==> flow/design.v <==
module  fir(
	input clk,
	input rst_n,			
	input enable,
	input [2:0] tap,		 
	input [15:0] data_in,		
	output [17:0] data_out,		
	output complete
);
localparam
a0 = 16'd1,	 
a1 = 16'd2,
a2 = 16'd2,
a3 = 16'd3,
a4 = 16'd3,
a5 = 16'd3;
reg [15:0] data_reg_0;	 
reg [15:0] data_reg_1;
reg [15:0] data_reg_2;
reg [15:0] data_reg_3;
reg [15:0] data_reg_4;
reg [15:0] data_reg_5;
reg [15:0] multiplication_0;	 
reg [15:0] multiplication_1;
reg [15:0] multiplication_2;
reg [15:0] multiplication_3;
reg [15:0] multiplication_4;
reg [15:0] multiplication_5;
reg [16:0] sum_1;	 
reg [16:0] sum_2;
reg [16:0] sum_3;
reg [17:0] result;  
reg mul_stage, add_stage1, add_stage2, output_stage;	 
always @ (posedge clk or negedge rst_n)
    begin
        if(!rst_n)
        	begin
        		mul_stage <= 1'b0;
        		add_stage1 <= 1'b0;
        		add_stage2 <= 1'b0;
				output_stage <= 1'b0;
        	end
        else
        	begin
        			mul_stage <= enable;
        			add_stage1 <= mul_stage;
        			add_stage2 <= add_stage1;
        			output_stage <= add_stage2;
        	end
    end
always @ (posedge clk or negedge rst_n)
    begin
        if(!rst_n)
        	begin
        		data_reg_0 <= 0;
        		data_reg_1 <= 0;
        		data_reg_2 <= 0;
        		data_reg_3 <= 0;
			data_reg_4 <= 0;
        		data_reg_5 <= 0;
        	end
        else
        	begin
				case (tap)
					3'd2:
					begin
						if (enable) 
							begin
								data_reg_0 <= data_in;
								data_reg_1 <= data_reg_0;
							end
						else 
							begin
								data_reg_0 <= data_reg_0;
								data_reg_1 <= data_reg_1;
							end
					end
					3'd3:
					begin
						if (enable) 
							begin
								data_reg_0 <= data_in;
								data_reg_1 <= data_reg_0;
								data_reg_2 <= data_reg_1;
							end
						else 
							begin
								data_reg_0 <= data_reg_0;
								data_reg_1 <= data_reg_1;
								data_reg_2 <= data_reg_2;
							end
					end
					3'd4:
					begin
						if (enable) 
							begin
								data_reg_0 <= data_in;
								data_reg_1 <= data_reg_0;
								data_reg_2 <= data_reg_1;
								data_reg_3 <= data_reg_2;
							end
						else 
							begin
								data_reg_0 <= data_reg_0;
								data_reg_1 <= data_reg_1;
								data_reg_2 <= data_reg_2;
								data_reg_3 <= data_reg_3;
							end
					end
					3'd5:
					begin
						if (enable) 
							begin
								data_reg_0 <= data_in;
								data_reg_1 <= data_reg_0;
								data_reg_2 <= data_reg_1;
								data_reg_3 <= data_reg_2;
								data_reg_4 <= data_reg_3;
							end
						else 
							begin
								data_reg_0 <= data_reg_0;
								data_reg_1 <= data_reg_1;
								data_reg_2 <= data_reg_2;
								data_reg_3 <= data_reg_3;
								data_reg_4 <= data_reg_4;
							end
					end
					3'd6:
					begin
						if (enable) 
							begin
								data_reg_0 <= data_in;
								data_reg_1 <= data_reg_0;
								data_reg_2 <= data_reg_1;
								data_reg_3 <= data_reg_2;
								data_reg_4 <= data_reg_3;
								data_reg_5 <= data_reg_4;
							end
						else 
							begin
								data_reg_0 <= data_reg_0;
								data_reg_1 <= data_reg_1;
								data_reg_2 <= data_reg_2;
								data_reg_3 <= data_reg_3;
								data_reg_4 <= data_reg_4;
								data_reg_5 <= data_reg_5;
							end
					end
				endcase
        	end
    end
always @ (posedge clk or negedge rst_n)
    begin
        if(!rst_n)
        	begin
        		multiplication_0 <= 0;
        		multiplication_1 <= 0;
        		multiplication_2 <= 0;
        		multiplication_3 <= 0;
			multiplication_4 <= 0;
        		multiplication_5 <= 0;
        	end
        else
        	begin
				case (tap)
					3'd2:
					begin
						if(mul_stage)
							begin
								multiplication_0 <= a0 * data_reg_0;
								multiplication_1 <= a1 * data_reg_1;
							end
						else 
							begin
								multiplication_0 <= multiplication_0;
								multiplication_1 <= multiplication_1;
							end
					end
					3'd3:
					begin
						if(mul_stage)
							begin
								multiplication_0 <= a0 * data_reg_0;
								multiplication_1 <= a1 * data_reg_1;
								multiplication_2 <= a2 * data_reg_2;
							end
						else 
							begin
								multiplication_0 <= multiplication_0;
								multiplication_1 <= multiplication_1;
								multiplication_2 <= multiplication_2;
							end
					end
					3'd4:
					begin
						if(mul_stage)
							begin
								multiplication_0 <= a0 * data_reg_0;
								multiplication_1 <= a1 * data_reg_1;
								multiplication_2 <= a2 * data_reg_2;
								multiplication_3 <= a3 * data_reg_3;
							end
						else 
							begin
								multiplication_0 <= multiplication_0;
								multiplication_1 <= multiplication_1;
								multiplication_2 <= multiplication_2;
								multiplication_3 <= multiplication_3;
							end
					end
					3'd5:
					begin
						if(mul_stage)
							begin
								multiplication_0 <= a0 * data_reg_0;
								multiplication_1 <= a1 * data_reg_1;
								multiplication_2 <= a2 * data_reg_2;
								multiplication_3 <= a3 * data_reg_3;
								multiplication_4 <= a4 * data_reg_4;
							end
						else 
							begin
								multiplication_0 <= multiplication_0;
								multiplication_1 <= multiplication_1;
								multiplication_2 <= multiplication_2;
								multiplication_3 <= multiplication_3;
								multiplication_4 <= multiplication_4;
							end
					end
					3'd6:
					begin
						if(mul_stage)
							begin
								multiplication_0 <= a0 * data_reg_0;
								multiplication_1 <= a1 * data_reg_1;
								multiplication_2 <= a2 * data_reg_2;
								multiplication_3 <= a3 * data_reg_3;
								multiplication_4 <= a4 * data_reg_4;
								multiplication_5 <= a5 * data_reg_5;
							end
						else 
							begin
								multiplication_0 <= multiplication_0;
								multiplication_1 <= multiplication_1;
								multiplication_2 <= multiplication_2;
								multiplication_3 <= multiplication_3;
								multiplication_4 <= multiplication_4;
								multiplication_5 <= multiplication_5;
							end
					end
				endcase
        	end
    end
always @ (posedge clk or negedge rst_n)
    begin
        if(!rst_n)
        	begin
        		sum_1 <= 0;
        		sum_2 <= 0;
			sum_3 <= 0;
        	end
        else
        	begin
				case (tap)
					3'd2:
					begin
						if (add_stage1) 
							begin
								sum_1 <= multiplication_0 + multiplication_1;
								sum_2 <= 0;
							end
						else 
							begin
								sum_1 <= sum_1;
								sum_2 <= sum_2;
							end
					end
					3'd3:
					begin
						if (add_stage1) 
							begin
								sum_1 <= multiplication_0 + multiplication_1;
								sum_2 <= multiplication_2; 
							end
						else 
							begin
								sum_1 <= sum_1;
								sum_2 <= sum_2;
							end
					end
					3'd4:
					begin
						if (add_stage1) 
							begin
								sum_1 <= multiplication_0 + multiplication_1;
								sum_2 <= multiplication_2 + multiplication_3; 
							end
						else 
							begin
								sum_1 <= sum_1;
								sum_2 <= sum_2;
							end
					end
					3'd5:
					begin
						if (add_stage1) 
							begin
								sum_1 <= multiplication_0 + multiplication_1;
								sum_2 <= multiplication_2 + multiplication_3; 
								sum_3 <= multiplication_4;
							end
						else 
							begin
								sum_1 <= sum_1;
								sum_2 <= sum_2;
								sum_3 <= sum_3;
							end
					end
					3'd6:
					begin
						if (add_stage1) 
							begin
								sum_1 <= multiplication_0 + multiplication_1;
								sum_2 <= multiplication_2 + multiplication_3; 
								sum_3 <= multiplication_4 + multiplication_5; 
							end
						else 
							begin
								sum_1 <= sum_1;
								sum_2 <= sum_2;
								sum_3 <= sum_3;
							end
					end
				endcase
        	end
    end
always @ (posedge clk or negedge rst_n)
      begin
          if(!rst_n)
          	begin
          		result <= 0;
          	end
          else
          	begin
				case (tap)
					3'd2:
					begin
						if (add_stage2) 
							begin
								result <= sum_2 + sum_1;
							end
						else 
							begin
								result <= result;
							end
					end
					3'd3:
					begin
						if (add_stage2) 
							begin
								result <= sum_2 + sum_1;
							end
						else 
							begin
								result <= result;
							end
					end
					3'd4:
					begin
						if (add_stage2) 
							begin
								result <= sum_2 + sum_1;
							end
						else 
							begin
								result <= result;
							end
					end
					3'd5:
					begin
						if (add_stage2) 
							begin
								result <= sum_2 + sum_1 + sum_3;
							end
						else 
							begin
								result <= result;
							end
					end
					3'd6:
					begin
						if (add_stage2) 
							begin
								result <= sum_2 + sum_1 + sum_3;
							end
						else 
							begin
								result <= result;
							end
					end
				endcase
          	end
      end
assign data_out = result;	 
assign complete = output_stage;
endmodule
==> flow/run.sh <==
#!/bin/bash
# the make line also repeats each setting of config.mk as NAME=value (left out here)
make -C /OpenROAD-flow-scripts/flow DESIGN_CONFIG=/design/flow/config.mk WORK_HOME=/design/flow/orfs CLKGATE_MAP_FILE= finish
==> flow/config.mk <==
export PLATFORM = sky130hd
export DESIGN_NAME = fir
export DESIGN_NICKNAME = fir
export VERILOG_FILES = /design/flow/design.v
export SDC_FILE = /design/flow/constraint.sdc
export NUM_CORES = 4
export LEC_CHECK = 0
export ABC_AREA = 1
export CAP_MARGIN = 0
export CELL_PAD_IN_SITES_DETAIL_PLACEMENT = 0
export CORE_MARGIN = 2
export CORE_UTILIZATION = 72
export GPL_ROUTABILITY_DRIVEN = 0
export GPL_TIMING_DRIVEN = 1
export MAX_ROUTING_LAYER = met4
export PLACE_DENSITY = 0.37
export SETUP_SLACK_MARGIN = 0.92
export SLEW_MARGIN = 0
==> flow/constraint.sdc <==
create_clock -name core_clock -period 3.25 [get_ports {clk}]
set_input_delay 0.6500 -clock core_clock [delete_from_list [all_inputs] [get_ports {clk}]]
set_output_delay 0.6500 -clock core_clock [all_outputs]
set_load 0.01 [all_outputs]
==> flow_summary.yaml, run 1 <==
# generated from flow reports
status:
  outcome: "no timing/DRC/antenna violations"
layout:
  final_area_mm2: 0.0195
  combGateArea_mm2: 0.00971
  area_growth_pct: 17.3
  nFillCells: 1260
  final_nets: 2483
  ff_latch_area_mm2: 0.00659
synth:
  logic_family: "simple AND/OR/NAND/NOR gates"
  edf_count: 0
  synthDistinctLibCells: 40
  aoi_share: 0.130
  synth_top_area_share: 0.396
  flop_cell: "dfrtp_1"
  async_flop_share: 1.00
  ys_sh_adder: 0.101
  yosysMostFrequentCell: "nand2_1"
  synthesis.area_mm2: 0.0166
  largest_area_cell: "dfrtp_1"
  ys_sh_xor: 0.0258
  synth_seq_share: 0.396
  synth_flops: 263
  synthCells: 2253
  ys_cells: 2253
  synth.avg_cell_area_um2: 7.38
  fp_nets: 2405
  simple_gate_share: 0.274
  ys_chip_area_mm2: 0.0166
  ys.warnings.count: 1
  top_cells_by_count: "713 x nand2_1, 263 x dfrtp_1, 247 x inv_1, 206 x o21ai_0, 157 x nor2_1"
  ys_sh_mux: 0.00135
  top_cells_by_area: "dfrtp_1 40%, nand2_1 16%, ha_1 9.2%"
global_routing:
  met2_usage: 0.671
  grt-ovfl-total: 0
  grt_pass1_vias: 15792
  grt_use_total: 0.414
  antenna_found_initial: 2
  grt_use_met3: 0.0683
  grt-busiest-layer: "met2"
  grt_first_pass_wirelength_um: 78000
  grt_max_degree: 79
  grt.met1_usage: 0.507
worst_setup_path:
  regToRegSetupSlack_ns: 0.21
  cpLargestDelayFamily: "simple AND/OR/NAND/NOR gates"
  cp_slowest_cell: "dfrtp_1"
  required_ns: 3.70
  startpoint_type: "flop"
  max_stage_delay_ns: 0.41
  r2r_cells: 24
  path_common_cell: "nand2_1"
  cp-end-kind: "flop"
  crit_start: "sum_2[0]$_DFFE_PN0P_"
  worst-path-stages: 24
  cp_cell_sequence: "ha_4 > inv_2 > fa_2 > inv_2 > nand3_2 > nand2_2 > nand2_2 > nand2_4 > nand2_4 > nand2_2 > nand2_2 > and2_4 > ha_4 > nand2_4 > inv_2 > nand2_2 > nor3_2 > nand2_1 > nand2_1 > nand2_1 > nand3_1 > nand2_1 > nand2_1 > nand2_1"
  r2r-end: "result[13]$_DFFE_PN0P_"
  worst-path-buf-inv: 3
  path_class: "reg -> reg"
  critPathCapture: "result[13]$_DFFE_PN0P_"
  crit_fanout: 5
  critPathArrivalTime_ns: 3.49
  reg2reg_from: "sum_2[0]$_DFFE_PN0P_"
clocking:
  hold_buffers: 0
  cts_sinks: 263
  numCtsBuffers: 28
  path_clk_slew_ns: 0.08
  cts_buffer_depth: 3
  clk_latency_ns: 0.57
  htreeDepth: 1
  cts-root-buf: "clkbuf_16"
  cts_tree: "yes"
routing:
  dr.pass1.iters: 12
  drc: 0
  ant_nets: 0
  vias: 16860
  finalWirelength_um: 51900
  viasPerCell: 6.39
  drtIter0Drc: 2214
  wire_per_inst_um: 19.7
worst_hold_path:
  hp-class: "in -> async"
timing:
  final_max_slew_viol_count: 0
  slew-limit-headroom: 0.526
  fin_crit_sh: 0.936
  clock_skew_ns: 0.0285
  period_needed_ns: 3.04
  hold_viol: 0
  setup_viol: 0
  setup-tns-final_ns: 0
  rsz0062_at_grt: "yes"
  tightest_slew_ns: 0.708
  fmax_mhz: 329
floorplanning:
  die_w_um: 156
  die_h_um: 156
  fp-utilization: 0.734
  coreArea_mm2: 0.0226
  ioPinCount: 41
  die_area_mm2: 0.0243
  num_rows: 55
run:
  log.warning_count: 31
  max_cap_violations: 0
placement:
  dpl_cell_area_mm2: 0.0175
  io_buffers: 40
  hpwl_um: 32300
[per-stage QoR]
stage                      util  setup WS (ns)  cells  hold slack, ns
final                     0.861          0.208   2640          0.0875
after global routing      0.861         0.0719   2640           0.141
after CTS                 0.846          0.530   2627           0.103
after detailed placement  0.772          0.320   2548           0.433
after global placement    0.772          0.350   2548           0.428
after floorplan               -          0.659   2253           0.354
[layer usage]
layer | part of all wire | wire length [um]
met4 | 0.073 | 3800
met5 | 0 | 0
met3 | 0.10 | 5300
met2 | 0.46 | 23700
met1 | 0.37 | 19200
[area by class of cell]
type / count / area share
Antenna cell: 2 / 0.000257
Clock buffer: 43 / 0.0440
Clock inverter: 9 / 0.00680
Inverter: 255 / 0.0495
Multi-Input combinational cell: 1685 / 0.498
Sequential cell: 263 / 0.338
Tap cell: 285 / 0.0183
Timing Repair Buffer: 98 / 0.0452
[repair_timing]
action | 4_1_cts | 5_1_grt
setup endpoints to repair | 15 | 43
pin swaps | 46 | 37
cloned | 0 | 0
buffers inserted | 27 | 11
resized | 78 | 70
==> run 2, diff against run 1 <==
- CAP_MARGIN: 0 -> 20
- CELL_PAD_IN_SITES_DETAIL_PLACEMENT: 0 -> default
- CTS_CLUSTER_SIZE: default -> 24
- GPL_ROUTABILITY_DRIVEN: 0 -> default
- GPL_TIMING_DRIVEN: 1 -> default
- MAX_ROUTING_LAYER: met4 -> default
- PLACE_DENSITY: 0.37 -> default
- SETUP_SLACK_MARGIN: 0.92 -> default
- SLEW_MARGIN: 0 -> 20
- clock period: 3.25 -> 2.65 ns (I/O delays scaled with it)
==> run 2 against run 1 <==
Effect of this change: the layout now fails its checks (negative setup slack); sequential share of layout area is 0.89 points lower; critical endpoint is now result[17]$_DFFE_PN0P_; clock skew is 0.018 ns higher; clock-buffer cell count is 2 lower; die area stayed put.
==> flow_summary.yaml, run 2 <==
# generated from flow reports
synth:
  ys_sh_xor: 0.0258
  yosysMostFrequentCell: "nand2_1"
  top_cells_by_area: "dfrtp_1 40%, nand2_1 16%, ha_1 9.2%"
  aoi_share: 0.130
  synth_seq_share: 0.396
  synth_flops: 263
  synthCells: 2253
  fp_nets: 2405
  ys_sh_mux: 0.00135
  synthesis.area_mm2: 0.0166
  flop_cell: "dfrtp_1"
  synthDistinctLibCells: 40
  synth.avg_cell_area_um2: 7.38
  edf_count: 0
  top_cells_by_count: "713 x nand2_1, 263 x dfrtp_1, 247 x inv_1, 206 x o21ai_0, 157 x nor2_1"
  ys_cells: 2253
  ys_chip_area_mm2: 0.0166
  ys.warnings.count: 1
  async_flop_share: 1.00
  ys_sh_adder: 0.101
  simple_gate_share: 0.274
  largest_area_cell: "dfrtp_1"
  logic_family: "simple AND/OR/NAND/NOR gates"
  synth_top_area_share: 0.396
global_routing:
  grt-ovfl-total: 0
  grt_max_degree: 72
  antenna_found_initial: 4
  grt_first_pass_wirelength_um: 87000
  grt_pass1_vias: 17123
  grt_use_total: 0.454
clocking:
  htreeDepth: 1
  numCtsBuffers: 28
  cts-root-buf: "clkbuf_16"
  cts_sinks: 263
  cts_buffer_depth: 3
  path_clk_slew_ns: 0.07
  cts_tree: "yes"
  clk_latency_ns: 0.59
layout:
  ff_latch_area_mm2: 0.00659
  area_growth_pct: 20.5
  final_util: 0.885
  nFillCells: 1070
  combGateArea_mm2: 0.00966
  instances_no_fill: 2709
  final_nets: 2552
timing:
  fmax_mhz: 303
  slew-limit-headroom: 0.592
  clock_skew_ns: 0.0461
  setup_viol: 15
  rsz0062_at_grt: "yes"
  hold_viol: 0
  period_needed_ns: 3.30
  fin_crit_sh: 1.24
  final_max_slew_viol_count: 0
  tightest_slew_ns: 0.613
  fin_ws_ns: -0.645
floorplanning:
  num_rows: 55
  die_w_um: 156
  fp-utilization: 0.734
  die_h_um: 156
  ioPinCount: 41
  coreArea_mm2: 0.0226
  die_area_mm2: 0.0243
worst_setup_path:
  reg2reg_from: "sum_2[8]$_DFFE_PN0P_"
  critPathArrivalTime_ns: 3.79
  required_ns: 3.14
  cp_cell_sequence: "ha_4 > nand2_1 > inv_1 > nand2_1 > nor3_2 > nand2_1 > nand2_1 > nand2_1 > and2_1 > ha_4 > nand2_4 > nor2_2 > nand2_2 > nand2_1 > nor2_1 > nand2_1 > nand2_1 > nand2_1 > nand3_1 > nand2_1"
  crit_start: "sum_2[8]$_DFFE_PN0P_"
  cp_slowest_cell: "dfrtp_2"
  cp-end-kind: "flop"
  regToRegSetupSlack_ns: -0.65
  max_stage_delay_ns: 0.50
  crit_fanout: 5
  cpLargestDelayFamily: "simple AND/OR/NAND/NOR gates"
  path_common_cell: "nand2_1"
  worst-path-buf-inv: 1
  startpoint_type: "flop"
  r2r-end: "result[17]$_DFFE_PN0P_"
  worst-path-stages: 20
  critPathCapture: "result[17]$_DFFE_PN0P_"
  r2r_cells: 20
  path_class: "reg -> reg"
status:
  so_faults: "negative setup slack"
  outcome: "finished with violations"
placement:
  gp_congestion: 0.960
  io_buffers: 40
  dpl_worst_slack_ns: -0.256
  hpwl_um: 34800
  dp.cells: 2635
worst_hold_path:
  hp-class: "reg -> reg"
  worst_hold_path.endpoint: "result[8]$_DFFE_PN0P_"
  min_from: "result[8]$_DFFE_PN0P_"
  worstHoldPathCells: 2
routing:
  drc: 0
  wire_per_inst_um: 22.3
  viasPerCell: 6.66
  drtIter0Drc: 2862
  vias: 18035
  ant_nets: 0
  finalWirelength_um: 60300
  dr.pass1.iters: 10
run:
  max_cap_violations: 0
  log.warning_count: 31
## run 2: per-stage QoR
step                      TNS (ns)  area (um2)  hold WS (ns)
final                        -5.48       20000         0.482
after global routing         -6.96       20000         0.487
after CTS                   -0.642       19600         0.450
after detailed placement     -2.18       18000         0.442
after global placement       -1.04       18000         0.431
after floorplan                  0       16600         0.234
## run 2: cell type report
| type | count | share of cell area |
|---|---|---|
| Multi-Input combinational cell | 1685 | 0.482 |
| Sequential cell | 263 | 0.329 |
| Timing Repair Buffer | 167 | 0.0727 |
| Inverter | 255 | 0.0481 |
| Clock buffer | 41 | 0.0429 |
| Tap cell | 285 | 0.0178 |
| Clock inverter | 10 | 0.00705 |
| Antenna cell | 3 | 0.000375 |
## run 2: routing by layer
metal,GRT usage,vias up,part of all wire
met5,0,-,0.00020
met3,0.0864,563,0.12
met2,0.745,1579,0.45
met4,0.298,2,0.096
met1,0.549,8281,0.33
li1,-,7610,-
## run 2: repair_timing
item / 4_1_cts / 5_1_grt
gates cloned: 0 / 0
gates resized: 75 / 97
setup buffers: 12 / 9
endpoints found under the hold margin: 63 / 0
endpoints found under the setup margin: 14 / 15
pin swaps: 28 / 45
hold buffers: 1 / 0
==> run 3, diff against run 2 <==
- CELL_PAD_IN_SITES_DETAIL_PLACEMENT: default -> 0
- CTS_CLUSTER_SIZE: 24 -> 15
- GPL_ROUTABILITY_DRIVEN: default -> 0
- GPL_TIMING_DRIVEN: default -> 1
- MAX_ROUTING_LAYER: default -> met4
- PLACE_DENSITY_LB_ADDON: default -> 0.14
- SETUP_SLACK_MARGIN: default -> -0.19
- SLEW_MARGIN: 20 -> 25
- clock period: 2.65 -> 2.33 ns (I/O delays scaled with it)
==> run 3 against run 2 <==
Effect of this change: setup slack got worse by 0.83 ns; maximum frequency shrank 13%; die area is the same; register-to-register slack got worse by 0.83 ns; routed wire length increased by 7.8%; area after synthesis is the same; critical path depth decreased by 2; first-iteration DRC count is 37% higher; still fails the layout checks on negative setup slack; clock skew shrank 0.022 ns.
==> flow_summary.yaml, run 3 <==
# generated from flow reports
status:
  outcome: "finished with violations"
  so_faults: "negative setup slack"
worst_setup_path:
  r2r-end: "result[16]$_DFFE_PN0P_"
  cp-end-kind: "flop"
  cp_slowest_cell: "dfrtp_1"
  cpLargestDelayFamily: "simple AND/OR/NAND/NOR gates"
  worst-path-buf-inv: 1
  max_stage_delay_ns: 0.59
  critPathCapture: "result[16]$_DFFE_PN0P_"
  path_common_cell: "nand2_1"
  r2r_cells: 18
  worst-path-stages: 18
  reg2reg_from: "sum_2[12]$_DFFE_PN0P_"
  cp_cell_sequence: "ha_4 > nand2_1 > inv_1 > nand2_1 > nand2_1 > a21oi_2 > nand3b_1 > and2_4 > ha_4 > nand2_4 > nor3_2 > nand2_1 > nand2_1 > nand2_1 > nand3_1 > nand2_1 > nand2_1 > nand2_1"
  path_class: "reg -> reg"
  crit_fanout: 5
  required_ns: 2.79
  startpoint_type: "flop"
  regToRegSetupSlack_ns: -1.47
  crit_start: "sum_2[12]$_DFFE_PN0P_"
  critPathArrivalTime_ns: 4.26
floorplanning:
  die_w_um: 156
  num_rows: 55
  fp-utilization: 0.734
  coreArea_mm2: 0.0226
  die_h_um: 156
  die_area_mm2: 0.0243
  ioPinCount: 41
clocking:
  numCtsBuffers: 28
  clk_latency_ns: 0.59
  cts_buffer_depth: 3
  cts-root-buf: "clkbuf_16"
  htreeDepth: 1
  path_clk_slew_ns: 0.07
  cts_tree: "yes"
  cts_sinks: 263
timing:
  rsz0062_at_grt: "yes"
  tightest_slew_ns: 0.676
  fin_ws_ns: -1.47
  period_needed_ns: 3.80
  slew-limit-headroom: 0.549
  fmax_mhz: 263
  hold_viol: 0
  setup-tns-final_ns: -17.75
  clock_skew_ns: 0.0240
  final_max_slew_viol_count: 0
  setup_viol: 20
  fin_crit_sh: 1.63
run:
  max_cap_violations: 0
  log.warning_count: 30
routing:
  wire_per_inst_um: 23.9
  ant_nets: 0
  drtIter0Drc: 3920
  viasPerCell: 6.90
  dr.pass1.iters: 32
  vias: 18796
  drc: 0
  finalWirelength_um: 65000
global_routing:
  grt_max_degree: 72
  grt_pass1_vias: 17700
  grt_use_total: 0.483
  antenna_found_initial: 5
  grt_first_pass_wirelength_um: 90300
  grt-ovfl-total: 0
synth:
  logic_family: "simple AND/OR/NAND/NOR gates"
  edf_count: 0
  aoi_share: 0.130
  ys_sh_adder: 0.101
  flop_cell: "dfrtp_1"
  top_cells_by_area: "dfrtp_1 40%, nand2_1 16%, ha_1 9.2%"
  async_flop_share: 1.00
  simple_gate_share: 0.274
  synthCells: 2253
  synth_flops: 263
  synth_seq_share: 0.396
  synth_top_area_share: 0.396
  ys_sh_mux: 0.00135
  synth.avg_cell_area_um2: 7.38
  yosysMostFrequentCell: "nand2_1"
  fp_nets: 2405
  ys_cells: 2253
  synthesis.area_mm2: 0.0166
  ys_sh_xor: 0.0258
  largest_area_cell: "dfrtp_1"
  top_cells_by_count: "713 x nand2_1, 263 x dfrtp_1, 247 x inv_1, 206 x o21ai_0, 157 x nor2_1"
  ys.warnings.count: 1
  synthDistinctLibCells: 40
  ys_chip_area_mm2: 0.0166
placement:
  dpl_cell_area_mm2: 0.0183
  hpwl_um: 33900
  io_buffers: 40
worst_hold_path:
  hp-class: "in -> async"
layout:
  area_growth_pct: 22.1
  final_area_mm2: 0.0203
  final_nets: 2562
-- run 3: per-stage QoR --
stage          utilization  setup WS [ns]  hold slack, ns  std cells
3_5_place_dp         0.806         -0.508           0.351       2644
2_1_floorplan            -         -0.261           0.170       2253
4_1_cts              0.879         -0.465           0.358       2708
6_report             0.897          -1.47           0.353       2724
3_3_place_gp         0.806         -0.378           0.349       2644
5_1_grt              0.897          -1.80           0.370       2723
-- run 3: repair_timing --
item | 4_1_cts | 5_1_grt
resized | 97 | 70
hold buffers | 1 | 0
hold endpoints to repair | 29 | 0
pin swaps | 48 | 42
buffers inserted | 13 | 8
setup endpoints to repair | 15 | 16
-- run 3: layout make-up --
class	instances	area (um2)
Antenna cell	8	20.0
Timing Repair Buffer	177	1560
Sequential cell	263	6580
Clock inverter	12	205
Fill cell	955	2340
Inverter	255	970
Clock buffer	39	822
Tap cell	285	357
Multi-Input combinational cell	1685	9780
-- run 3: layer usage --
metal	up-vias	wire, um	global-route usage
met5	-	0	-
met4	0	7190	0.306
met3	841	9740	0.138
met2	1905	27300	0.741
met1	8426	20800	0.560
li1	7624	-	-
==> run 4, diff against run 3 <==
- CAP_MARGIN: 20 -> 15
- CELL_PAD_IN_SITES_DETAIL_PLACEMENT: 0 -> default
- CTS_CLUSTER_DIAMETER: default -> 374
- CTS_CLUSTER_SIZE: 15 -> 98
- GPL_ROUTABILITY_DRIVEN: 0 -> default
- GPL_TIMING_DRIVEN: 1 -> default
- MAX_ROUTING_LAYER: met4 -> default
- PLACE_DENSITY_LB_ADDON: 0.14 -> default
- SETUP_SLACK_MARGIN: -0.19 -> -0.12
- SLEW_MARGIN: 25 -> 20
- clock period: 2.33 -> 1.4 ns (I/O delays scaled with it)
==> run 4 against run 3 <==
Effect of this change: the flow now stops in clock tree synthesis (4_1_cts); area after synthesis is the same; die area stayed put; synthesized cell count stayed put.
==> flow_summary.yaml, run 4 <==
# physical design summary
synth:
  simple_gate_share: 0.274
  ys_sh_adder: 0.101
  synth_top_area_share: 0.396
  fp_nets: 2405
  synthesis.area_mm2: 0.0166
  synthDistinctLibCells: 40
  async_flop_share: 1.00
  ys_sh_mux: 0.00135
  synth_flops: 263
  synthCells: 2253
  largest_area_cell: "dfrtp_1"
  synth.avg_cell_area_um2: 7.38
  flop_cell: "dfrtp_1"
  synth_seq_share: 0.396
  aoi_share: 0.130
  ys_chip_area_mm2: 0.0166
  ys.warnings.count: 1
  top_cells_by_count: "713 x nand2_1, 263 x dfrtp_1, 247 x inv_1, 206 x o21ai_0, 157 x nor2_1"
  top_cells_by_area: "dfrtp_1 40%, nand2_1 16%, ha_1 9.2%"
  logic_family: "simple AND/OR/NAND/NOR gates"
  ys_cells: 2253
  ys_sh_xor: 0.0258
  yosysMostFrequentCell: "nand2_1"
  edf_count: 0
placement:
  gp_congestion: 0.985
  io_buffers: 40
  hpwl_um: 38700
  dpl_cell_area_mm2: 0.0204
status:
  stop_stage: "clock tree synthesis (4_1_cts)"
  outcome: "stopped before the end"
  stop_error: "[ERROR DPL-0038] Utilization greater than 100%, impossible to legalize"
floorplanning:
  num_rows: 55
  ioPinCount: 41
  die_area_mm2: 0.0243
  die_h_um: 156
  die_w_um: 156
  coreArea_mm2: 0.0226
  fp-utilization: 0.734
==> run 4: stage by stage <==
stage | TNS (ns) | util | setup WS (ns) | hold slack, ns | instances
global placement | -140.32 | 0.900 | -1.31 | 0.143 | 2862
detailed placement | -155.68 | 0.900 | -1.43 | 0.144 | 2862
floorplan | -27.39 | - | -1.19 | -0.0156 | 2253
==> run 5, diff against run 4 <==
- CAP_MARGIN: 15 -> 20
- CELL_PAD_IN_SITES_DETAIL_PLACEMENT: default -> 0
- CTS_CLUSTER_DIAMETER: 374 -> default
- CTS_CLUSTER_SIZE: 98 -> default
- GPL_ROUTABILITY_DRIVEN: default -> 0
- GPL_TIMING_DRIVEN: default -> 1
- MAX_ROUTING_LAYER: default -> met4
- SETUP_SLACK_MARGIN: -0.12 -> -0.24
- SLEW_MARGIN: 20 -> 25
- clock period: 1.4 -> 2.56 ns (I/O delays scaled with it)
==> run 5 against run 4 <==
Effect of this change: now fails the layout checks on negative setup slack; area after synthesis stayed put; synthesized cell count stayed put; die area stayed put.
==> flow_summary.yaml, run 5 <==
# generated from flow reports
floorplanning:
  coreArea_mm2: 0.0226
  ioPinCount: 41
  die_h_um: 156
  num_rows: 55
  die_w_um: 156
  die_area_mm2: 0.0243
  fp-utilization: 0.734
timing:
  fmax_mhz: 316
  rsz0062_at_grt: "yes"
  period_needed_ns: 3.16
  fin_crit_sh: 1.24
  final_max_slew_viol_count: 0
  fin_ws_ns: -0.604
  tightest_slew_ns: 0.549
  setup-tns-final_ns: -6.18
  clock_skew_ns: 0.0432
  slew-limit-headroom: 0.634
  setup_viol: 15
  hold_viol: 0
placement:
  io_buffers: 40
  hpwl_um: 33500
  dpl_worst_slack_ns: -0.412
run:
  max_cap_violations: 0
  log.warning_count: 30
synth:
  synthCells: 2253
  synth.avg_cell_area_um2: 7.38
  ys_chip_area_mm2: 0.0166
  synth_seq_share: 0.396
  aoi_share: 0.130
  ys_sh_mux: 0.00135
  yosysMostFrequentCell: "nand2_1"
  synthesis.area_mm2: 0.0166
  synth_flops: 263
  top_cells_by_count: "713 x nand2_1, 263 x dfrtp_1, 247 x inv_1, 206 x o21ai_0, 157 x nor2_1"
  flop_cell: "dfrtp_1"
  synth_top_area_share: 0.396
  top_cells_by_area: "dfrtp_1 40%, nand2_1 16%, ha_1 9.2%"
  fp_nets: 2405
  synthDistinctLibCells: 40
  ys_cells: 2253
  async_flop_share: 1.00
  largest_area_cell: "dfrtp_1"
  ys_sh_xor: 0.0258
  ys_sh_adder: 0.101
  simple_gate_share: 0.274
  ys.warnings.count: 1
  edf_count: 0
  logic_family: "simple AND/OR/NAND/NOR gates"
worst_hold_path:
  worst_hold_path.endpoint: "output_stage$_DFF_PN0_"
  min_from: "add_stage2$_DFF_PN0_"
  worstHoldPathCells: 0
  hp-class: "reg -> reg"
routing:
  antennaDiodeCount: 0
  dr.pass1.iters: 8
  vias: 16923
  drc: 0
  wire_per_inst_um: 18.9
  finalWirelength_um: 51300
  viasPerCell: 6.24
  drtIter0Drc: 1993
  ant_nets: 0
global_routing:
  grt_first_pass_wirelength_um: 77000
  grt_max_degree: 65
  grt_pass1_vias: 15789
  grt_use_total: 0.406
  antenna_found_initial: 0
  grt-ovfl-total: 0
worst_setup_path:
  r2r-end: "result[15]$_DFFE_PN0P_"
  cpLargestDelayFamily: "simple AND/OR/NAND/NOR gates"
  cp_cell_sequence: "ha_2 > inv_2 > fa_2 > inv_2 > nand4_1 > nand2_2 > nand2_1 > nand2_1 > nand2_1 > and2_4 > ha_4 > a21oi_1 > nand2_1 > a21oi_1 > nand2_1 > nand2_1 > nand3_2 > nand2_2 > nand2_2 > nand2_1"
  max_stage_delay_ns: 0.40
  crit_fanout: 4
  cp-end-kind: "flop"
  worst-path-buf-inv: 2
  critPathCapture: "result[15]$_DFFE_PN0P_"
  path_class: "reg -> reg"
  r2r_cells: 20
  worst-path-stages: 20
  required_ns: 3.04
  critPathArrivalTime_ns: 3.65
  regToRegSetupSlack_ns: -0.60
  crit_start: "sum_2[0]$_DFFE_PN0P_"
  reg2reg_from: "sum_2[0]$_DFFE_PN0P_"
  cp_slowest_cell: "dfrtp_1"
  path_common_cell: "nand2_1"
  startpoint_type: "flop"
clocking:
  cts_buffer_depth: 3
  cts_sinks: 263
  cts-root-buf: "clkbuf_16"
  clk_latency_ns: 0.58
  htreeDepth: 1
  cts_tree: "yes"
  path_clk_slew_ns: 0.06
  numCtsBuffers: 28
status:
  so_faults: "negative setup slack"
  outcome: "finished with violations"
layout:
  nFillCells: 1185
  final_nets: 2558
  area_growth_pct: 19.1
[run 5: timing repair]
action                     4_1_cts  5_1_grt
resized                         38       84
pin swaps                        3       24
setup endpoints to repair       14       14
setup buffers                    1        9
hold buffers                     1        0
hold endpoints to repair        57        0
cloned                           0        0
[run 5: metal layers]
layer  global-route usage  wire, um  vias to the layer above  share of wire
li1                     -         -                     7613              -
met1                0.504     19100                     7934           0.37
met2                0.671     24100                     1057           0.47
met3               0.0572      4610                      319          0.090
met4                0.177      3450                        0          0.067
met5                    -         0                        -              0
[run 5: area by class of cell]
| type | instances | area [um2] | share of cell area |
|---|---|---|---|
| clock buffer | 43 | 827 | 0.0418 |
| clock inverter | 7 | 100 | 0.00506 |
| inverter | 255 | 960 | 0.0485 |
| multi-input combinational | 1685 | 9480 | 0.479 |
| sequential | 263 | 6590 | 0.333 |
| tap | 285 | 357 | 0.0180 |
| timing repair buffer | 173 | 1490 | 0.0750 |
[run 5: per-stage QoR]
step	utilization	hold slack (ns)	instances	area [um2]
final	0.874	0.458	2711	19800
after global routing	0.874	0.460	2711	19800
after CTS	0.855	0.451	2702	19400
after detailed placement	0.801	0.429	2650	18100
after global placement	0.801	0.429	2650	18100
after floorplan	-	0.216	2253	16600
==> run 6, diff against run 5 <==
- CAP_MARGIN: 20 -> 5
- CELL_PAD_IN_SITES_DETAIL_PLACEMENT: 0 -> default
- GPL_ROUTABILITY_DRIVEN: 0 -> default
- GPL_TIMING_DRIVEN: 1 -> default
- MAX_ROUTING_LAYER: met4 -> default
- SETUP_SLACK_MARGIN: -0.24 -> -0.1
- SLEW_MARGIN: 25 -> 20
- clock period: 2.56 -> 2.48 ns (I/O delays scaled with it)
==> run 6 against run 5 <==
Effect of this change: still fails the layout checks on negative setup slack; flip-flop count unchanged; setup slack got worse by 0.093 ns; area after synthesis is the same; design area up 0.94%; global-route usage rose by 4.0 points; via count increased by 5.3%.
==> flow_summary.yaml, run 6 <==
# generated from flow reports
status:
  outcome: "finished with violations"
  so_faults: "negative setup slack"
clocking:
  cts_buffer_depth: 3
  cts_tree: "yes"
  cts_sinks: 263
  numCtsBuffers: 27
  path_clk_slew_ns: 0.07
  cts-root-buf: "clkbuf_16"
  htreeDepth: 1
  clk_latency_ns: 0.58
placement:
  io_buffers: 40
  gp_congestion: 0.992
  hpwl_um: 35500
  dp.cells: 2652
  dpl_worst_slack_ns: -0.406
  dpl_cell_area_mm2: 0.0182
synth:
  top_cells_by_area: "dfrtp_1 40%, nand2_1 16%, ha_1 9.2%"
  ys_sh_xor: 0.0258
  synthDistinctLibCells: 40
  synthesis.area_mm2: 0.0166
  ys_chip_area_mm2: 0.0166
  async_flop_share: 1.00
  synth_flops: 263
  fp_nets: 2405
  synth_top_area_share: 0.396
  largest_area_cell: "dfrtp_1"
  ys.warnings.count: 1
  yosysMostFrequentCell: "nand2_1"
  logic_family: "simple AND/OR/NAND/NOR gates"
  aoi_share: 0.130
  synthCells: 2253
  flop_cell: "dfrtp_1"
  ys_cells: 2253
  ys_sh_mux: 0.00135
  synth.avg_cell_area_um2: 7.38
  simple_gate_share: 0.274
  ys_sh_adder: 0.101
  top_cells_by_count: "713 x nand2_1, 263 x dfrtp_1, 247 x inv_1, 206 x o21ai_0, 157 x nor2_1"
  synth_seq_share: 0.396
  edf_count: 0
worst_hold_path:
  min_from: "result[12]$_DFFE_PN0P_"
  hp-class: "reg -> reg"
  worst_hold_path.endpoint: "result[12]$_DFFE_PN0P_"
  worstHoldPathCells: 2
global_routing:
  antenna_found_initial: 1
  grt-ovfl-total: 0
  grt_first_pass_wirelength_um: 85800
  grt_max_degree: 80
  grt_use_total: 0.447
  grt_pass1_vias: 17002
routing:
  drtIter0Drc: 2532
  dr.pass1.iters: 10
  ant_nets: 0
  finalWirelength_um: 58400
  antennaDiodeCount: 0
  viasPerCell: 6.55
  vias: 17812
  drc: 0
  wire_per_inst_um: 21.5
worst_setup_path:
  critPathCapture: "result[13]$_DFFE_PN0P_"
  required_ns: 2.98
  r2r_cells: 22
  worst-path-stages: 22
  path_class: "reg -> reg"
  regToRegSetupSlack_ns: -0.70
  cp-end-kind: "flop"
  startpoint_type: "flop"
  crit_start: "sum_1[0]$_DFFE_PN0P_"
  max_stage_delay_ns: 0.37
  reg2reg_from: "sum_1[0]$_DFFE_PN0P_"
  cp_cell_sequence: "ha_2 > inv_2 > fa_2 > inv_2 > nand3_2 > nand2_2 > nand2_2 > nand2_4 > buf_4 > xor2_4 > ha_4 > nand2_2 > inv_1 > nand2_1 > nand2_2 > a21oi_2 > nand2_1 > nand2_1 > nand3_2 > nand2_2 > nand2_1 > nand2_1"
  crit_fanout: 4
  worst-path-buf-inv: 4
  cp_slowest_cell: "dfrtp_1"
  cpLargestDelayFamily: "simple AND/OR/NAND/NOR gates"
  r2r-end: "result[13]$_DFFE_PN0P_"
  critPathArrivalTime_ns: 3.67
timing:
  clock_skew_ns: 0.0252
  fin_ws_ns: -0.697
  fmax_mhz: 315
  tightest_slew_ns: 0.864
  fin_crit_sh: 1.28
  period_needed_ns: 3.18
  final_max_slew_viol_count: 0
  rsz0062_at_grt: "yes"
  hold_viol: 0
  setup-tns-final_ns: -7.53
  setup_viol: 17
  slew-limit-headroom: 0.421
floorplanning:
  die_w_um: 156
  fp-utilization: 0.734
  ioPinCount: 41
  die_h_um: 156
  die_area_mm2: 0.0243
  num_rows: 55
  coreArea_mm2: 0.0226
run:
  log.warning_count: 33
  max_cap_violations: 0
layout:
  final_area_mm2: 0.0200
  area_growth_pct: 20.2
  final_nets: 2566
  instances_no_fill: 2719
-- run 6: metrics by stage --
step	utilization	hold WS, ns
after floorplan	-	0.200
after global placement	0.805	0.430
after detailed placement	0.805	0.444
after CTS	0.868	0.457
after global routing	0.883	0.496
final	0.883	0.481
-- run 6: final cells by class --
class                      instances  area (um2)
multi-input combinational       1685        9540
tap                              285         357
sequential                       263        6590
clock buffer                      33         738
clock inverter                    16         205
inverter                         255         962
fill                            1080        2660
timing repair buffer             182        1590
-- run 6: routing by layer --
metal	vias to the layer above	wire length (um)	global-route usage
met5	-	51	0
met1	8155	20100	0.549
met4	4	5530	0.291
met2	1506	26100	0.732
li1	7636	-	-
met3	511	6610	0.0775
-- run 6: what timing repair did --
| action | 4_1_cts | 5_1_grt |
|---|---|---|
| setup endpoints to repair | 15 | 15 |
| setup buffers | 5 | 12 |
| gates cloned | 0 | 0 |
| pin swaps | 23 | 27 |
| hold buffers | 1 | 0 |
| hold endpoints to repair | 71 | 0 |
| gates resized | 67 | 57 |
==> run 7, diff against run 6 <==
- CAP_MARGIN: 5 -> 20
- CELL_PAD_IN_SITES_GLOBAL_PLACEMENT: default -> 1
- CORE_UTILIZATION: 72 -> 20
- GPL_ROUTABILITY_DRIVEN: default -> 0
- GPL_TIMING_DRIVEN: default -> 0
- SETUP_SLACK_MARGIN: -0.1 -> default
- clock period: 2.48 -> 6.87 ns (I/O delays scaled with it)
==> run 7 against run 6 <==
Effect of this change: via count shrank 20%; routed wire length shrank 14%; maximum frequency shrank 3.4%; register-to-register slack gained 4.3 ns; design area shrank 2.2%; sequential share of layout area grew 0.72 points; final cell count grew 26%; now clean on timing, DRC and antenna; critical path depth is the same; largest cell class unchanged; flip-flop count is the same; setup slack gained 4.3 ns; critical endpoint is now result[17]$_DFFE_PN0P_.
==> flow_summary.yaml, run 7 <==
# generated from flow reports
worst_setup_path:
  r2r-end: "result[17]$_DFFE_PN0P_"
  regToRegSetupSlack_ns: 3.58
  crit_start: "sum_1[0]$_DFFE_PN0P_"
  required_ns: 7.36
  critPathCapture: "result[17]$_DFFE_PN0P_"
  reg2reg_from: "sum_1[0]$_DFFE_PN0P_"
  critPathArrivalTime_ns: 3.77
  r2r_cells: 22
  cp_cell_sequence: "ha_1 > inv_1 > fa_1 > inv_1 > nand3_1 > nand2_1 > nand2_1 > nand2_1 > nand2_1 > nand2_1 > nand2_1 > and2_1 > ha_1 > nand2_1 > inv_1 > nand2_1 > nor3_1 > nand2_1 > nand2_1 > nand3_1 > nand3_1 > nand2_1"
  max_stage_delay_ns: 0.40
  path_common_cell: "nand2_1"
  cp_slowest_cell: "fa_1"
  path_class: "reg -> reg"
  worst-path-stages: 22
  startpoint_type: "flop"
  crit_fanout: 5
  cp-end-kind: "flop"
  worst-path-buf-inv: 3
  cpLargestDelayFamily: "simple AND/OR/NAND/NOR gates"
routing:
  wire_per_inst_um: 14.6
  viasPerCell: 4.15
  antennaDiodeCount: 0
  ant_nets: 0
  finalWirelength_um: 50000
  drc: 0
  dr.pass1.iters: 5
  vias: 14203
  drtIter0Drc: 841
synth:
  ys_chip_area_mm2: 0.0166
  yosysMostFrequentCell: "nand2_1"
  async_flop_share: 1.00
  top_cells_by_count: "713 x nand2_1, 263 x dfrtp_1, 247 x inv_1, 206 x o21ai_0, 157 x nor2_1"
  largest_area_cell: "dfrtp_1"
  ys_sh_xor: 0.0258
  synth.avg_cell_area_um2: 7.38
  ys.warnings.count: 1
  ys_sh_adder: 0.101
  ys_sh_mux: 0.00135
  edf_count: 0
  synthCells: 2253
  simple_gate_share: 0.274
  ys_cells: 2253
  synth_seq_share: 0.396
  aoi_share: 0.130
  flop_cell: "dfrtp_1"
  synth_top_area_share: 0.396
  synthDistinctLibCells: 40
  synthesis.area_mm2: 0.0166
  synth_flops: 263
  top_cells_by_area: "dfrtp_1 40%, nand2_1 16%, ha_1 9.2%"
  logic_family: "simple AND/OR/NAND/NOR gates"
  fp_nets: 2405
global_routing:
  antenna_found_initial: 0
  grt_pass1_vias: 14500
  grt_use_total: 0.119
  grt_first_pass_wirelength_um: 81200
  grt_max_degree: 91
  grt-ovfl-total: 0
clocking:
  numCtsBuffers: 31
  hold_buffers: 0
  path_clk_slew_ns: 0.07
  cts_buffer_depth: 3
  postCtsSetupRepairBufs: 0
  htreeDepth: 1
  cts_sinks: 263
  cts-root-buf: "clkbuf_16"
  clk_latency_ns: 0.60
  ctsResizeCount: 0
  cts_tree: "yes"
worst_hold_path:
  min_from: "data_reg_1[14]$_DFFE_PN0P_"
  worstHoldPathCells: 2
  worst_hold_path.endpoint: "data_reg_1[14]$_DFFE_PN0P_"
  hp-class: "reg -> reg"
run:
  max_cap_violations: 0
  log.warning_count: 26
layout:
  final_area_mm2: 0.0195
  instances_no_fill: 3424
  final_util: 0.238
  final_nets: 2481
  area_growth_pct: 17.5
timing:
  setup-tns-final_ns: 0
  clock_skew_ns: 0.0165
  tightest_slew_ns: 0.507
  period_needed_ns: 3.29
  hold_viol: 0
  fin_crit_sh: 0.479
  setup_viol: 0
  final_max_slew_viol_count: 0
  fmax_mhz: 304
  rsz0062_at_grt: "no"
  slew-limit-headroom: 0.662
placement:
  dpl_cell_area_mm2: 0.0185
  io_buffers: 40
  dp.cells: 3366
  hpwl_um: 40600
floorplanning:
  num_rows: 105
  die_w_um: 292
  fp-utilization: 0.202
  coreArea_mm2: 0.0822
  die_h_um: 292
  die_area_mm2: 0.0855
  ioPinCount: 41
status:
  outcome: "no timing/DRC/antenna violations"
## run 7: per-layer routing
metal	vias up	track usage	share of wire
met4	0	0.0209	0.017
met2	131	0.201	0.46
met5	-	0	0
met1	6521	0.165	0.50
li1	7499	-	-
met3	52	0.0123	0.022
## run 7: metrics by stage
stage	setup WS [ns]	hold WS [ns]
finish	3.58	0.481
global placement	-7.67	0.466
detailed placement	3.25	0.469
floorplan	4.12	0.372
global route	3.19	0.497
CTS	3.53	0.488
## run 7: layout make-up
| cell class | instances | area (um2) |
|---|---|---|
| clock buffer | 47 | 926 |
| fill | 9277 | 62700 |
| multi-input combinational | 1685 | 8840 |
| sequential | 263 | 6580 |
| inverter | 255 | 960 |
| tap | 1070 | 1340 |
| clock inverter | 11 | 163 |
| timing repair buffer | 43 | 488 |
| buffer | 50 | 240 |
==> run 8, diff against run 7 <==
- ABC_AREA: 1 -> default
- CELL_PAD_IN_SITES_GLOBAL_PLACEMENT: 1 -> default
- CORE_UTILIZATION: 20 -> 70
- GPL_ROUTABILITY_DRIVEN: 0 -> default
- GPL_TIMING_DRIVEN: 0 -> default
- clock period: 6.87 -> 2.7 ns (I/O delays scaled with it)
==> run 8 against run 7 <==
Effect of this change: the layout now fails its checks (negative setup slack); area after synthesis fell by 10%; register-to-register slack got worse by 4.5 ns; routed wire length fell by 28%; global-route usage rose by 20 points; first-iteration DRC count fell by 20%; hold slack got worse by 0.10 ns; largest cell class unchanged; non-clock buffer count rose by 80.
==> flow_summary.yaml, run 8 <==
# generated from flow reports
layout:
  instances_no_fill: 1860
  final_nets: 1716
  nFillCells: 1124
  combGateArea_mm2: 0.00837
  area_growth_pct: 19.8
  final_area_mm2: 0.0179
  ff_latch_area_mm2: 0.00658
synth:
  ys_sh_mux: 0.118
  aoi_share: 0.158
  top_cells_by_area: "dfrtp_1 44%, mux2_2 11%, ha_1 10%"
  simple_gate_share: 0.0893
  ys_cells: 1406
  synthesis.area_mm2: 0.0150
  logic_family: "AND-OR/OR-AND gates"
  largest_area_cell: "dfrtp_1"
  synthDistinctLibCells: 68
  edf_count: 0
  ys_sh_adder: 0.113
  synth_flops: 263
  synth.avg_cell_area_um2: 10.6
  synth_seq_share: 0.440
  flop_cell: "dfrtp_1"
  async_flop_share: 1.00
  synthCells: 1406
  ys_sh_xor: 0.0592
  yosysMostFrequentCell: "dfrtp_1"
  fp_nets: 1558
  ys_chip_area_mm2: 0.0150
  ys.warnings.count: 1
  top_cells_by_count: "263 x dfrtp_1, 149 x mux2_2, 145 x nand2_1, 122 x ha_1, 119 x o21ai_0"
  synth_top_area_share: 0.440
floorplanning:
  coreArea_mm2: 0.0210
  die_w_um: 150
  die_h_um: 150
  num_rows: 53
  fp-utilization: 0.711
  die_area_mm2: 0.0225
  ioPinCount: 41
timing:
  hold_viol: 0
  rsz0062_at_grt: "yes"
  clock_skew_ns: 0.0179
  fin_crit_sh: 1.33
  fmax_mhz: 278
  tightest_slew_ns: 0.506
  setup-tns-final_ns: -7.86
  hold_slack_ns: 0.378
  setup_viol: 13
  fin_ws_ns: -0.900
  slew-limit-headroom: 0.663
  period_needed_ns: 3.60
  final_max_slew_viol_count: 0
worst_setup_path:
  worst-path-stages: 18
  critPathArrivalTime_ns: 4.03
  cp_cell_sequence: "ha_2 > inv_2 > fa_2 > nor2b_2 > o31a_4 > o21ai_4 > nor2b_4 > xnor2_2 > ha_2 > or3_4 > a311oi_4 > o31ai_4 > o41ai_4 > o21bai_1 > xnor2_1 > nor2_1 > a21oi_1 > o21ai_1"
  r2r-end: "result[14]$_DFFE_PN0P_"
  crit_start: "sum_1[0]$_DFFE_PN0P_"
  r2r_cells: 18
  crit_fanout: 3
  worst-path-buf-inv: 1
  reg2reg_from: "sum_1[0]$_DFFE_PN0P_"
  critPathCapture: "result[14]$_DFFE_PN0P_"
  path_common_cell: "ha_2"
  max_stage_delay_ns: 0.38
  required_ns: 3.13
  path_class: "reg -> reg"
  startpoint_type: "flop"
  cp_slowest_cell: "dfrtp_1"
  cpLargestDelayFamily: "AND-OR/OR-AND gates"
  regToRegSetupSlack_ns: -0.90
  cp-end-kind: "flop"
placement:
  io_buffers: 40
  dp.cells: 1794
  hpwl_um: 25200
  dpl_worst_slack_ns: -0.877
  gp_congestion: 0.897
  dpl_cell_area_mm2: 0.0166
status:
  outcome: "finished with violations"
  so_faults: "negative setup slack"
routing:
  dr.pass1.iters: 5
  antennaDiodeCount: 0
  wire_per_inst_um: 19.3
  finalWirelength_um: 36000
  drc: 0
  ant_nets: 0
  vias: 11354
  viasPerCell: 6.10
  drtIter0Drc: 670
worst_hold_path:
  hp-class: "reg -> reg"
  min_from: "add_stage2$_DFF_PN0_"
  worstHoldPathCells: 0
  worst_hold_path.endpoint: "output_stage$_DFF_PN0_"
global_routing:
  grt_use_total: 0.316
  antenna_found_initial: 0
  grt_first_pass_wirelength_um: 56000
  grt-ovfl-total: 0
  grt_pass1_vias: 11081
  grt_max_degree: 74
clocking:
  cts-root-buf: "clkbuf_16"
  cts_tree: "yes"
  numCtsBuffers: 28
  cts_buffer_depth: 3
  cts_sinks: 263
  path_clk_slew_ns: 0.06
  htreeDepth: 1
  clk_latency_ns: 0.56
run:
  max_cap_violations: 0
  log.warning_count: 31
==> run 8: per-stage QoR <==
| step | util |
|---|---|
| 6_report | 0.852 |
| 5_1_grt | 0.852 |
| 4_1_cts | 0.838 |
| 3_5_place_dp | 0.787 |
| 3_3_place_gp | 0.787 |
| 2_1_floorplan | - |
==> run 8: repair_timing <==
action,CTS,global route
hold buffers,1,0
setup buffers,3,11
pin swaps,10,30
resized,17,49
setup endpoints to repair,16,30
hold endpoints to repair,52,0
==> run 8: final cells by class <==
class,instances,area share
Clock inverter,9,0.00559
Inverter,39,0.00817
Timing Repair Buffer,173,0.0850
Multi-Input combinational cell,1059,0.468
Sequential cell,263,0.367
Clock buffer,42,0.0471
Tap cell,275,0.0192
==> run 8: layer usage <==
layer | global-route usage | wire [um]
met5 | 0 | 0
met4 | 0.101 | 1200
met3 | 0.0388 | 1730
met2 | 0.544 | 17900
met1 | 0.422 | 15200
==> run 9, diff against run 8 <==
- ABC_AREA: default -> 1
- CELL_PAD_IN_SITES_GLOBAL_PLACEMENT: default -> 2
- CORE_UTILIZATION: 70 -> 51
- CTS_CLUSTER_DIAMETER: default -> 309
- MAX_ROUTING_LAYER: default -> met4
- PLACE_DENSITY_LB_ADDON: default -> 0.08
- SETUP_SLACK_MARGIN: default -> -0.55
- SLEW_MARGIN: 20 -> 30
- clock period: 2.7 -> 6.95 ns (I/O delays scaled with it)
==> run 9 against run 8 <==
Effect of this change: the flow now stops in global placement without I/O (3_1_place_gp_skip_io); area after synthesis up 11%; synthesized cell count up 60%; die area up 51%.
==> flow_summary.yaml, run 9 <==
# physical design summary
synth:
  synthDistinctLibCells: 40
  simple_gate_share: 0.274
  synthCells: 2253
  flop_cell: "dfrtp_1"
  ys_chip_area_mm2: 0.0166
  ys_sh_adder: 0.101
  synthesis.area_mm2: 0.0166
  aoi_share: 0.130
  edf_count: 0
  largest_area_cell: "dfrtp_1"
  top_cells_by_count: "713 x nand2_1, 263 x dfrtp_1, 247 x inv_1, 206 x o21ai_0, 157 x nor2_1"
  ys_sh_xor: 0.0258
  synth.avg_cell_area_um2: 7.38
  synth_flops: 263
  async_flop_share: 1.00
  top_cells_by_area: "dfrtp_1 40%, nand2_1 16%, ha_1 9.2%"
  fp_nets: 2405
  synth_top_area_share: 0.396
  ys.warnings.count: 1
  ys_sh_mux: 0.00135
  ys_cells: 2253
  yosysMostFrequentCell: "nand2_1"
  synth_seq_share: 0.396
  logic_family: "simple AND/OR/NAND/NOR gates"
floorplanning:
  die_h_um: 185
  die_area_mm2: 0.0341
  coreArea_mm2: 0.0323
  fp-utilization: 0.515
  die_w_um: 185
  num_rows: 66
status:
  outcome: "stopped before the end"
  stop_error: "[ERROR FLW-0024] Place density exceeds 1.0 (current PLACE_DENSITY_LB_ADDON =  0.08). Please check if the value of  PLACE_DENSITY_LB_ADDON is between 0 and 0.99."
  stop_stage: "global placement without I/O (3_1_place_gp_skip_io)"
==> run 10, diff against run 9 <==
- ABC_AREA: 1 -> 0
- CELL_PAD_IN_SITES_GLOBAL_PLACEMENT: 2 -> default
- CORE_UTILIZATION: 51 -> 70
- CTS_CLUSTER_DIAMETER: 309 -> default
- CTS_CLUSTER_SIZE: default -> 17
- MAX_ROUTING_LAYER: met4 -> default
- PLACE_DENSITY_LB_ADDON: 0.08 -> default
- SETUP_SLACK_MARGIN: -0.55 -> 0.58
- SLEW_MARGIN: 30 -> 20
- clock period: 6.95 -> 2.02 ns (I/O delays scaled with it)
==> run 10 against run 9 <==
Effect of this change: the flow stops in global routing (5_1_grt); area after synthesis decreased by 10%; synthesized cell count decreased by 38%; die area decreased by 34%.
==> flow_summary.yaml, run 10 <==
# physical design summary
status:
  outcome: "stopped before the end"
  stop_stage: "global routing (5_1_grt)"
  stop_error: "[ERROR DPL-0038] Utilization greater than 100%, impossible to legalize"
synth:
  fp_nets: 1558
  top_cells_by_count: "263 x dfrtp_1, 149 x mux2_2, 145 x nand2_1, 122 x ha_1, 119 x o21ai_0"
  ys.warnings.count: 1
  ys_sh_adder: 0.113
  synth_seq_share: 0.440
  simple_gate_share: 0.0893
  synthCells: 1406
  synthDistinctLibCells: 68
  largest_area_cell: "dfrtp_1"
  async_flop_share: 1.00
  top_cells_by_area: "dfrtp_1 44%, mux2_2 11%, ha_1 10%"
  flop_cell: "dfrtp_1"
  synth.avg_cell_area_um2: 10.6
  synth_top_area_share: 0.440
  aoi_share: 0.158
  ys_cells: 1406
  ys_sh_mux: 0.118
  yosysMostFrequentCell: "dfrtp_1"
  logic_family: "AND-OR/OR-AND gates"
  synth_flops: 263
  edf_count: 0
  ys_chip_area_mm2: 0.0150
  ys_sh_xor: 0.0592
  synthesis.area_mm2: 0.0150
clocking:
  cts_sinks: 263
  cts_buffer_depth: 3
  numCtsBuffers: 27
  htreeDepth: 1
  cts-root-buf: "clkbuf_16"
placement:
  hpwl_um: 30400
  gp_congestion: 0.869
  dpl_worst_slack_ns: -1.60
  io_buffers: 40
floorplanning:
  coreArea_mm2: 0.0210
  num_rows: 53
  ioPinCount: 41
  die_h_um: 150
  die_w_um: 150
  fp-utilization: 0.711
  die_area_mm2: 0.0225
## run 10: repair_timing
action | in CTS
hold buffers | 1
buffers inserted | 56
pin swaps | 117
hold endpoints to repair | 27
gates cloned | 2
endpoints found under the setup margin | 275
resized | 268
## run 10: stage by stage
stage | instance area [um2] | setup TNS (ns) | instances | hold WS, ns | util
after floorplan | 15700 | -16.65 | 1406 | 0.108 | -
after global placement | 18200 | -42.01 | 1948 | 0.282 | 0.866
after detailed placement | 18200 | -51.31 | 1948 | 0.287 | 0.866
after CTS | 20300 | -30.62 | 2055 | 0.321 | 0.964
==> run 11, diff against run 10 <==
- CELL_PAD_IN_SITES_DETAIL_PLACEMENT: default -> 1
- CORE_UTILIZATION: 70 -> 44
- CTS_CLUSTER_SIZE: 17 -> default
- GPL_ROUTABILITY_DRIVEN: default -> 0
- GPL_TIMING_DRIVEN: default -> 0
- MAX_ROUTING_LAYER: default -> met4
- PLACE_DENSITY_LB_ADDON: default -> 0.3
- SETUP_SLACK_MARGIN: 0.58 -> default
- SLEW_MARGIN: 20 -> 0
- clock period: 2.02 -> 4.55 ns (I/O delays scaled with it)
==> run 11 against run 10 <==
Effect of this change: now clean on timing, DRC and antenna; area after synthesis is the same; synthesized cell count stayed put; die area grew 57%.
==> flow_summary.yaml, run 11 <==
# generated from flow reports
synth:
  largest_area_cell: "dfrtp_1"
  top_cells_by_area: "dfrtp_1 44%, mux2_2 11%, ha_1 10%"
  synth_top_area_share: 0.440
  synth_seq_share: 0.440
  aoi_share: 0.158
  top_cells_by_count: "263 x dfrtp_1, 149 x mux2_2, 145 x nand2_1, 122 x ha_1, 119 x o21ai_0"
  flop_cell: "dfrtp_1"
  logic_family: "AND-OR/OR-AND gates"
  synthesis.area_mm2: 0.0150
  fp_nets: 1558
  synthDistinctLibCells: 68
  simple_gate_share: 0.0893
  ys_sh_mux: 0.118
  ys.warnings.count: 1
  synthCells: 1406
  edf_count: 0
  ys_chip_area_mm2: 0.0150
  ys_sh_adder: 0.113
  synth.avg_cell_area_um2: 10.6
  async_flop_share: 1.00
  ys_cells: 1406
  yosysMostFrequentCell: "dfrtp_1"
  synth_flops: 263
  ys_sh_xor: 0.0592
routing:
  vias: 11114
  dr.pass1.iters: 4
  drtIter0Drc: 578
  finalWirelength_um: 41400
  drc: 0
  viasPerCell: 5.71
  antennaDiodeCount: 0
  wire_per_inst_um: 21.3
  ant_nets: 0
worst_setup_path:
  startpoint_type: "flop"
  r2r-end: "result[13]$_DFFE_PN0P_"
  r2r_cells: 17
  cp_slowest_cell: "a2111oi_1"
  worst-path-buf-inv: 1
  crit_start: "sum_1[0]$_DFFE_PN0P_"
  worst-path-stages: 17
  cpLargestDelayFamily: "AND-OR/OR-AND gates"
  critPathArrivalTime_ns: 4.66
  regToRegSetupSlack_ns: 0.33
  required_ns: 4.99
  critPathCapture: "result[13]$_DFFE_PN0P_"
  crit_fanout: 4
  cp_cell_sequence: "ha_1 > inv_1 > fa_1 > nor2b_2 > o31a_2 > o21ai_1 > a2111oi_1 > nor2_1 > ha_1 > and3_1 > a21oi_1 > o21ai_1 > o41ai_2 > o21bai_1 > xor2_1 > mux2i_1 > o21ai_0"
  path_class: "reg -> reg"
  reg2reg_from: "sum_1[0]$_DFFE_PN0P_"
  max_stage_delay_ns: 0.47
  cp-end-kind: "flop"
global_routing:
  grt_use_total: 0.246
  antenna_found_initial: 0
  grt_first_pass_wirelength_um: 67500
  grt_pass1_vias: 12213
  grt-ovfl-total: 0
  grt_max_degree: 125
floorplanning:
  die_area_mm2: 0.0355
  fp-utilization: 0.446
  ioPinCount: 41
  coreArea_mm2: 0.0335
  die_w_um: 188
  die_h_um: 188
  num_rows: 67
run:
  log.warning_count: 28
  max_cap_violations: 0
placement:
  hpwl_um: 30400
  io_buffers: 38
  dp.cells: 1894
  dpl_worst_slack_ns: 0.119
layout:
  area_growth_pct: 13.4
  final_util: 0.506
  nFillCells: 3636
  final_nets: 1630
  instances_no_fill: 1946
timing:
  hold_viol: 0
  setup-tns-final_ns: 0
  final_max_slew_viol_count: 0
  period_needed_ns: 4.22
  setup_viol: 0
  fmax_mhz: 237
  hold_slack_ns: 0.297
  rsz0062_at_grt: "no"
  tightest_slew_ns: 1.01
  fin_crit_sh: 0.927
  slew-limit-headroom: 0.325
  fin_ws_ns: 0.333
  clock_skew_ns: 0.0204
clocking:
  cts_tree: "yes"
  clk_latency_ns: 0.58
  cts_sinks: 263
  cts_buffer_depth: 3
  hold_buffers: 0
  cts-root-buf: "clkbuf_16"
  htreeDepth: 1
  ctsResizeCount: 0
  postCtsSetupRepairBufs: 0
  numCtsBuffers: 29
  path_clk_slew_ns: 0.06
status:
  outcome: "no timing/DRC/antenna violations"
worst_hold_path:
  hp-class: "in -> async"
## run 11: metal layers
layer  track usage  part of all wire
met5             -                 0
met4        0.0977             0.041
met3        0.0281             0.033
met2         0.420              0.50
met1         0.299              0.43
## run 11: through the flow
stage | instance area (um2)
6_report | 17000
3_5_place_dp | 16000
3_3_place_gp | 15900
2_1_floorplan | 15000
4_1_cts | 16900
5_1_grt | 17000
## run 11: final cells by class
class / count / area [um2] / area share
Multi-Input combinational cell: 1059 / 8030 / 0.473
Sequential cell: 263 / 6580 / 0.388
Clock buffer: 41 / 801 / 0.0472
Tap cell: 448 / 561 / 0.0330
Timing Repair Buffer: 41 / 448 / 0.0264
Buffer: 45 / 201 / 0.0119
Clock inverter: 10 / 193 / 0.0114
Inverter: 39 / 146 / 0.00863
